Setup of job 3083:
Design DCT_Custom_Instruction, start of the top module:
module DCT_Custom_Instruction(clk,
                              reset,
                              dataa,
                              n,
                              clk_en,
                              start,
							                done,
                              result);
Size in the first run: roughly 290 flip-flops, ~74 I/O pins.
Settings: LEC_CHECK=0, CAP_MARGIN=15, CORE_MARGIN=3, CORE_UTILIZATION=72, CTS_CLUSTER_SIZE=34, GPL_TIMING_DRIVEN=1, HOLD_SLACK_MARGIN=0.25, MAX_ROUTING_LAYER=met5, PLACE_DENSITY=0.71, SETUP_SLACK_MARGIN=0.81, SLEW_MARGIN=20; clock period 13.8 ns.
run.sh (not shown) runs the stock make flow with config.mk's settings and CLKGATE_MAP_FILE=.
Job 3083: all stages done; final checks FAILED (negative setup slack).
> inputs changed (job 3083 -> job 564)
- a change of CAP_MARGIN from 15 to 20
- a deleted HOLD_SLACK_MARGIN that had been 0.25
- a change of SLEW_MARGIN from 20 to 25
- a deleted CTS_CLUSTER_SIZE that had been 34
- a deleted PLACE_DENSITY that had been 0.71
- a deleted GPL_TIMING_DRIVEN that had been 1
- a change of SETUP_SLACK_MARGIN from 0.81 to -1.12
- a change of CORE_MARGIN from 3 to 2
- a deleted MAX_ROUTING_LAYER that had been met5
- a change of CORE_UTILIZATION from 72 to 48
- a change of the clock period (ns, I/O delays scaled along) from 13.8 to 11.6
Although it ran to completion, job 564 produced a layout that fails the final checks because of negative setup slack. On floorplan core density: between job 564 and job 3083, it ends up lower for job 564. Of job 564 and job 3083, the run reporting the higher mean routed wirelength per cell was job 3083.
#### Input delta (job 1475 over job 564)
- swapping 48 for 63 in CORE_UTILIZATION
- putting CTS_CLUSTER_DIAMETER at 215 where nothing was set
- swapping 11.6 for 16.1 in the clock period (ns, I/O delays scaled along)
[summary]
- Every stage of the flow completed for job 1475, and the final layout passed the timing, design-rule and antenna checks.
- As far as residual overflow from global routing goes, job 564 and job 1475 are indistinguishable; the numbers are identical.
- Re global-route track usage on met1: job 564 was lower than job 1475.
- Area of the chip sits lower in job 1475 than in job 564.
- As far as number of max-slew violations in the final report goes, job 1475 and job 564 are indistinguishable; the numbers are identical.
- Changes observed in job 1475 relative to job 564: number of ordinary and repair buffers in the finished layout now sits lower, design area now sits lower, area of the mapped netlist now sits at about the same level.
- Lower mean number of vias per cell goes to job 564 over job 1475.
- Post-synthesis simple-gate area fraction: job 1475 vs job 564 — no meaningful difference

* * *

The RTL this note starts from:
==> flow/design.v <==
module DCT_Component (
    input clk,
    input reset,
    input [3:0] address,
    input signed [31:0] writedata,
    input write,
    input read,
    input chipselect,
    output reg signed [31:0] readdata
);
    parameter signed [31:0] c1 = 1420;
    parameter signed [31:0] c2 = 1338;
    parameter signed [31:0] c3 = 1204;
    parameter signed [31:0] c5 = 805;
    parameter signed [31:0] c6 = 554;
    parameter signed [31:0] c7 = 283;
    parameter s1 = 3;
    parameter s2 = 10;
    parameter s3 = 13; 
    reg signed [31:0] data1, data2, data3, data4, data5, data6, data7, data8;
    wire signed [31:0] result1, result2, result3, result4, result5, result6, result7, result8;
    wire signed [31:0] result1_, result2_, result3_, result4_, result5_, result6_, result7_, result8_;
    wire signed [31:0] x0, x1, x2, x3, x4, x5, x6, x7, x8;
    wire signed [31:0] x5_out, x8_out, x7_out;
    DCT_Stage1 stage1(
        .data1(data1), .data2(data2), .data3(data3), .data4(data4),
        .data5(data5), .data6(data6), .data7(data7), .data8(data8),
        .x0(x0), .x1(x1), .x2(x2), .x3(x3), .x5(x5), .x6(x6), .x7(x7), .x8(x8)
    );
    DCT_Stage2 stage2(
        .x8(x8), .x5(x5), .x7(x7), .x6(x6),
        .x4(x4), .x5_out(x5_out), .x8_out(x8_out), .x7_out(x7_out)
    );
    DCT_Stage3 stage3(
        .x4(x4), .x5_out(x5_out),
        .result1(result1), .result5(result5)
    );
    DCT_Stage3Col stage3col(
        .x4(x4), .x5_out(x5_out),
        .result1_(result1_), .result5_(result5_)
    );
    DCT_Stage4 stage4(
        .x0(x0), .x1(x1), .x2(x2), .x3(x3), .x8_out(x8_out), .x7_out(x7_out),
        .result3(result3), .result7(result7), .result8(result8), .result6(result6), .result4(result4), .result2(result2)
    );
    DCT_Stage4Col stage4col(
        .x0(x0), .x1(x1), .x2(x2), .x3(x3), .x8_out(x8_out), .x7_out(x7_out),
        .result3_(result3_), .result7_(result7_), .result8_(result8_), .result6_(result6_), .result4_(result4_), .result2_(result2_)
    );
    always @(posedge clk or posedge reset) begin
        if (reset) begin
            data1 <= 0;
            data2 <= 0;
            data3 <= 0;
            data4 <= 0;
            data5 <= 0;
            data6 <= 0;
            data7 <= 0;
            data8 <= 0;
            readdata <= 0;
        end else begin
            if (write && chipselect) begin
                case (address)
                    4'b0000: data1 <= writedata;
                    4'b0001: data2 <= writedata;
                    4'b0010: data3 <= writedata;
                    4'b0011: data4 <= writedata;
                    4'b0100: data5 <= writedata;
                    4'b0101: data6 <= writedata;
                    4'b0110: data7 <= writedata;
                    4'b0111: data8 <= writedata;
                endcase
            end
            if (read && chipselect) begin
                case (address)
                    4'b0000: readdata <= result1;
                    4'b0001: readdata <= result2;
                    4'b0010: readdata <= result3;
                    4'b0011: readdata <= result4;
                    4'b0100: readdata <= result5;
                    4'b0101: readdata <= result6;
                    4'b0110: readdata <= result7;
                    4'b0111: readdata <= result8;
                    4'b1000: readdata <= result1_;
                    4'b1001: readdata <= result2_;
                    4'b1010: readdata <= result3_;
                    4'b1011: readdata <= result4_;
                    4'b1100: readdata <= result5_;
                    4'b1101: readdata <= result6_;
                    4'b1110: readdata <= result7_;
                    4'b1111: readdata <= result8_;
                endcase
            end
        end
    end
defparam stage4.c1 = c1;
defparam stage4.c2 = c2;
defparam stage4.c3 = c3;
defparam stage4.c5 = c5;
defparam stage4.c6 = c6;
defparam stage4.c7 = c7;
defparam stage4.s1 = s1;
defparam stage4.s2 = s2;
defparam stage4.s3 = s3;
defparam stage4col.c1 = c1;
defparam stage4col.c2 = c2;
defparam stage4col.c3 = c3;
defparam stage4col.c5 = c5;
defparam stage4col.c6 = c6;
defparam stage4col.c7 = c7;
defparam stage4col.s1 = s1;
defparam stage4col.s2 = s2;
defparam stage4col.s3 = s3;
defparam stage3col.s1 = s1;
defparam stage3col.s2 = s2;
defparam stage3col.s3 = s3;
endmodule
module DCT_Stage1(
    input signed [31:0] data1, data2, data3, data4, data5, data6, data7, data8,
    output reg signed [31:0] x0, x1, x2, x3, x5, x6, x7, x8
);
    always @(*) begin
        x8 = data1 + data8;
        x0 = data1 - data8;
        x7 = data2 + data7;
        x1 = data2 - data7;
        x6 = data3 + data6;
        x2 = data3 - data6;
        x5 = data4 + data5;
        x3 = data4 - data5;
    end
endmodule
module DCT_Stage2(
    input signed [31:0] x8, x5, x7, x6,
    output reg signed [31:0] x4, x5_out, x8_out, x7_out
);
    always @(*) begin
        x4 = x8 + x5;
        x8_out = x8 - x5;
        x5_out = x7 + x6;
        x7_out = x7 - x6;
    end
endmodule
module DCT_Stage3(
    input signed [31:0] x4, x5_out,
    output reg signed [31:0] result1, result5
);
    always @(*) begin
        result1 = x4 + x5_out;
        result5 = x4 - x5_out;
    end
endmodule
module DCT_Stage3Col(
    input signed [31:0] x4, x5_out,
    output reg signed [31:0] result1_, result5_
);
    parameter s1 = 3;
    parameter s2 = 10;
    parameter s3 = 13; 
    always @(*) begin
        result1_ = (x4 + x5_out) >>> s1;
        result5_ = (x4 - x5_out) >>> s1;
    end
endmodule
module DCT_Stage4(
    input signed [31:0] x0, x1, x2, x3, x8_out, x7_out,
    output reg signed [31:0] result3, result7, result8, result6, result4, result2
);
    parameter signed [31:0] c1 = 1420;
    parameter signed [31:0] c2 = 1338;
    parameter signed [31:0] c3 = 1204;
    parameter signed [31:0] c5 = 805;
    parameter signed [31:0] c6 = 554;
    parameter signed [31:0] c7 = 283;
    parameter s1 = 3;
    parameter s2 = 10;
    parameter s3 = 13; 
    always @(*) begin
        result3 = (x8_out * c2 + x7_out * c6) >>> s2;
        result7 = (x8_out * c6 - x7_out * c2) >>> s2;
        result8 = (x0 * c7 - x1 * c5 + x2 * c3 - x3 * c1) >>> s2;
        result6 = (x0 * c5 - x1 * c1 + x2 * c7 + x3 * c3) >>> s2;
        result4 = (x0 * c3 - x1 * c7 - x2 * c1 - x3 * c5) >>> s2;
        result2 = (x0 * c1 + x1 * c3 + x2 * c5 + x3 * c7) >>> s2;
    end
endmodule
module DCT_Stage4Col(
    input signed [31:0] x0, x1, x2, x3, x8_out, x7_out,
    output reg signed [31:0] result3_, result7_, result8_, result6_, result4_, result2_
);
    parameter signed [31:0] c1 = 1420;
    parameter signed [31:0] c2 = 1338;
    parameter signed [31:0] c3 = 1204;
    parameter signed [31:0] c5 = 805;
    parameter signed [31:0] c6 = 554;
    parameter signed [31:0] c7 = 283;
    parameter s1 = 3;
    parameter s2 = 10;
    parameter s3 = 13; 
    always @(*) begin
        result3_ = (x8_out * c2 + x7_out * c6) >>> s3;
        result7_ = (x8_out * c6 - x7_out * c2) >>> s3;
        result8_ = (x0 * c7 - x1 * c5 + x2 * c3 - x3 * c1) >>> s3;
        result6_ = (x0 * c5 - x1 * c1 + x2 * c7 + x3 * c3) >>> s3;
        result4_ = (x0 * c3 - x1 * c7 - x2 * c1 - x3 * c5) >>> s3;
        result2_ = (x0 * c1 + x1 * c3 + x2 * c5 + x3 * c7) >>> s3;
    end
endmodule
module DCT_Custom_Instruction(clk,
                              reset,
                              dataa,
                              n,
                              clk_en,
                              start,
							                done,
                              result);
parameter c1 = 1420;
parameter c2 = 1338;
parameter c3 = 1204;
parameter c5 = 805;
parameter c6 = 554;
parameter c7 = 283;
parameter s1 = 3;
parameter s2 = 10;
parameter s3 = 13;   
  input clk;
  input reset;
  input signed [31:0] dataa;  
  input [4:0] n;
  input clk_en;
  input start;
  output done;
  output signed [31:0] result;
  wire [3:0] address;
  wire write;
  wire read;
  reg done_delay;
  assign write = (n<8);
  assign read = (n>7);
 assign address = (n == 1) ? 4'b0001 :
                   (n == 2) ? 4'b0010 :
                   (n == 3) ? 4'b0011 :
                   (n == 4) ? 4'b0100 :
                   (n == 5) ? 4'b0101 :
                   (n == 6) ? 4'b0110 :
                   (n == 7) ? 4'b0111 :
                   (n == 8) ? 4'b0000 :
                   (n == 9) ? 4'b0001 :
                   (n == 10) ? 4'b0010 :
                   (n == 11) ? 4'b0011 :
                   (n == 12) ? 4'b0100 :
                   (n == 13) ? 4'b0101 :
                   (n == 14) ? 4'b0110 :
                   (n == 15) ? 4'b0111 :
                   (n == 16) ? 4'b1000 :
                   (n == 17) ? 4'b1001 :
                   (n == 18) ? 4'b1010 :
                   (n == 19) ? 4'b1011 :
                   (n == 20) ? 4'b1100 :
                   (n == 21) ? 4'b1101 :
                   (n == 22) ? 4'b1110 :
                   (n == 23) ? 4'b1111 : 4'b0000;
  assign done = (n>7)? done_delay : start;
  always @ (posedge clk or posedge reset)
  begin
  if (reset)
		done_delay <= 0;
  else
		done_delay <= start & read;
  end
  DCT_Component wrapper_wiring(.clk(clk),
                               .reset(reset),
                               .address(address),
                               .writedata(dataa),
                               .write(write & start),
                               .read(read),
                               .chipselect(clk_en),
                               .readdata(result));
defparam wrapper_wiring.c1 = c1;
defparam wrapper_wiring.c2 = c2;
defparam wrapper_wiring.c3 = c3;
defparam wrapper_wiring.c5 = c5;
defparam wrapper_wiring.c6 = c6;
defparam wrapper_wiring.c7 = c7;
defparam wrapper_wiring.s1 = s1;
defparam wrapper_wiring.s2 = s2;
defparam wrapper_wiring.s3 = s3;
endmodule
export LEC_CHECK = 0
export ABC_AREA = 1
export CAP_MARGIN = 5
export CORE_MARGIN = 2
export CORE_UTILIZATION = 68
export CTS_CLUSTER_DIAMETER = 290
export CTS_CLUSTER_SIZE = 37
export SETUP_SLACK_MARGIN = -0.74
export SLEW_MARGIN = 20
create_clock -name core_clock -period 8.83 [get_ports {clk}]
The first run aborted during 5_1_grt.
Change:
==> flow/config.mk (replaced) <==
export PLATFORM = sky130hd
export DESIGN_NAME = DCT_Custom_Instruction
export DESIGN_NICKNAME = DCT_Custom_Instruction
export VERILOG_FILES = /design/flow/design.v
export SDC_FILE = /design/flow/constraint.sdc
export NUM_CORES = 4
export LEC_CHECK = 0
export CAP_MARGIN = 20
export CORE_MARGIN = 2
export CORE_UTILIZATION = 40
export SLEW_MARGIN = 20
==> flow/constraint.sdc (replaced) <==
create_clock -name core_clock -period 15.7 [get_ports {clk}]
set_input_delay 3.1400 -clock core_clock [delete_from_list [all_inputs] [get_ports {clk}]]
set_output_delay 3.1400 -clock core_clock [all_outputs]
set_load 0.01 [all_outputs]
Result: Now the flow finished clean. Die size climbs by 62%. Synthesized area drops by 4.2%. Synthesized cell count is lower by 16%.
Change:
--- a/flow/config.mk
+++ b/flow/config.mk
@@ -8,4 +8,5 @@
 export CAP_MARGIN = 20
 export CORE_MARGIN = 2
-export CORE_UTILIZATION = 40
+export CORE_UTILIZATION = 57
+export SETUP_SLACK_MARGIN = 2.78
 export SLEW_MARGIN = 20
==> flow/constraint.sdc (replaced) <==
create_clock -name core_clock -period 11.1 [get_ports {clk}]
set_input_delay 2.2200 -clock core_clock [delete_from_list [all_inputs] [get_ports {clk}]]
set_output_delay 2.2200 -clock core_clock [all_outputs]
set_load 0.01 [all_outputs]
Result: The new run completed and failed the layout checks on negative setup slack. Setup slack degrades by 3.5 ns. Die size went down by 30%. Global-route usage rises by 16 points. Clock-buffer cell count goes down by 3.
Change:
--- a/flow/config.mk
+++ b/flow/config.mk
@@ -8,5 +8,6 @@
 export CAP_MARGIN = 20
 export CORE_MARGIN = 2
-export CORE_UTILIZATION = 57
-export SETUP_SLACK_MARGIN = 2.78
+export CORE_UTILIZATION = 40
+export SETUP_SLACK_MARGIN = -1.24
 export SLEW_MARGIN = 20
+export TNS_END_PERCENT = 25
==> flow/constraint.sdc (replaced) <==
create_clock -name core_clock -period 16.0 [get_ports {clk}]
set_input_delay 3.2000 -clock core_clock [delete_from_list [all_inputs] [get_ports {clk}]]
set_output_delay 3.2000 -clock core_clock [all_outputs]
set_load 0.01 [all_outputs]
After rerunning: The changed run completed with no timing, DRC or antenna violations. Non-clock buffer count falls by 2803. Clock skew falls by 0.0075 ns. Wire length falls by 9.2%. Cell count falls by 8.6%. Worst setup slack is better by 3.2 ns. Via count falls by 14%. Register-to-register slack is better by 3.2 ns. Cell area falls by 16%. Worst hold slack is about the same. Count of clock-buffer cells in the layout falls by 1.
